## CORDIC_tanInv_sqrt
module CORDIC_tanInv_sqrt(
    output [15:0] X0,   
    output [15:0] Y0,   
    output [15:0] Z0,   
    input  [15:0] Xin,
    input  [15:0] Yin,
    input  [15:0] Zin,   
    input  clk
);
Size: ~5,800 cells after synthesis, ~820 flip-flops, roughly 97 I/O pins, roughly 52,000 um^2 of cells after synthesis.
export LEC_CHECK = 0
export CAP_MARGIN = 15
export CORE_ASPECT_RATIO = 1.04
export CORE_MARGIN = 2
export CORE_UTILIZATION = 70
export CTS_CLUSTER_DIAMETER = 361
export GPL_ROUTABILITY_DRIVEN = 1
export MAX_ROUTING_LAYER = met4
export SLEW_MARGIN = 10
create_clock -name core_clock -period 2.96 [get_ports {clk}]
run.sh (not shown) runs the stock make flow with config.mk's settings and CLKGATE_MAP_FILE=.
The first run finished but fails on setup timing.
Rerun with:
==> flow/config.mk (replaced) <==
export PLATFORM = sky130hd
export DESIGN_NAME = CORDIC_tanInv_sqrt
export DESIGN_NICKNAME = CORDIC_tanInv_sqrt
export VERILOG_FILES = /design/flow/design.v
export SDC_FILE = /design/flow/constraint.sdc
export NUM_CORES = 4
export LEC_CHECK = 0
export CAP_MARGIN = 20
export CORE_MARGIN = 2
export CORE_UTILIZATION = 70
export SLEW_MARGIN = 20
==> flow/constraint.sdc (replaced) <==
create_clock -name core_clock -period 3.12 [get_ports {clk}]
set_input_delay 0.6240 -clock core_clock [delete_from_list [all_inputs] [get_ports {clk}]]
set_output_delay 0.6240 -clock core_clock [all_outputs]
set_load 0.01 [all_outputs]
Now the flow passed the timing, DRC and antenna checks.
Die size is about the same.
Sequential share of layout area went up by 1.3 points.
Cell area goes down by 4.9%.
Area after synthesis stays the same.
Worst setup slack improves by 0.16 ns.
Global-route usage falls by 2.9 points.
Final cell count fell by 4.0%.
Via count shrinks by 6.2%.
Rerun with:
--- a/flow/config.mk
+++ b/flow/config.mk
@@ -9,3 +9,5 @@
 export CORE_MARGIN = 2
-export CORE_UTILIZATION = 70
+export CORE_UTILIZATION = 40
+export SETUP_SLACK_MARGIN = 1.11
 export SLEW_MARGIN = 20
+export TNS_END_PERCENT = 5
==> flow/constraint.sdc (replaced) <==
create_clock -name core_clock -period 7.0 [get_ports {clk}]
set_input_delay 1.4000 -clock core_clock [delete_from_list [all_inputs] [get_ports {clk}]]
set_output_delay 1.4000 -clock core_clock [all_outputs]
set_load 0.01 [all_outputs]
Outcome: Critical path depth goes down by 2. Area after synthesis is unchanged. Clock skew goes up by 0.0087 ns. Final area goes down by a few percent. Worst hold slack stays flat. Worst setup slack improves by 3.3 ns. Cell count goes up by a little under a tenth. Clock-buffer cell count goes down by 1.
Rerun with:
--- a/flow/config.mk
+++ b/flow/config.mk
@@ -7,6 +7,9 @@
 export LEC_CHECK = 0
+export ABC_AREA = 1
 export CAP_MARGIN = 20
 export CORE_MARGIN = 2
-export CORE_UTILIZATION = 40
-export SETUP_SLACK_MARGIN = 1.11
+export CORE_UTILIZATION = 72
+export CTS_CLUSTER_DIAMETER = 174
+export CTS_CLUSTER_SIZE = 10
+export PLACE_DENSITY_LB_ADDON = 0.01
 export SLEW_MARGIN = 20
==> flow/constraint.sdc (replaced) <==
create_clock -name core_clock -period 2.92 [get_ports {clk}]
set_input_delay 0.5840 -clock core_clock [delete_from_list [all_inputs] [get_ports {clk}]]
set_output_delay 0.5840 -clock core_clock [all_outputs]
set_load 0.01 [all_outputs]
Routed wire length rises by 36%; via count rises by 38%.
Rerun with:
--- a/flow/config.mk
+++ b/flow/config.mk
@@ -7,3 +7,2 @@
 export LEC_CHECK = 0
-export ABC_AREA = 1
 export CAP_MARGIN = 20
@@ -11,6 +10,2 @@
 export CORE_UTILIZATION = 72
-export CTS_CLUSTER_DIAMETER = 174
-export CTS_CLUSTER_SIZE = 10
-export PLACE_DENSITY_LB_ADDON = 0.01
 export SLEW_MARGIN = 20
-export TNS_END_PERCENT = 5
==> flow/constraint.sdc (replaced) <==
create_clock -name core_clock -period 3.74 [get_ports {clk}]
set_input_delay 0.7480 -clock core_clock [delete_from_list [all_inputs] [get_ports {clk}]]
set_output_delay 0.7480 -clock core_clock [all_outputs]
set_load 0.01 [all_outputs]
What happened:
- core utilization rises by 2.1 points
- final cell count went down by 27%
- fmax drops by 21%
- synthesized cell count fell by 31%
- cell area went down by 9.9%
- non-clock buffer count rises by 15
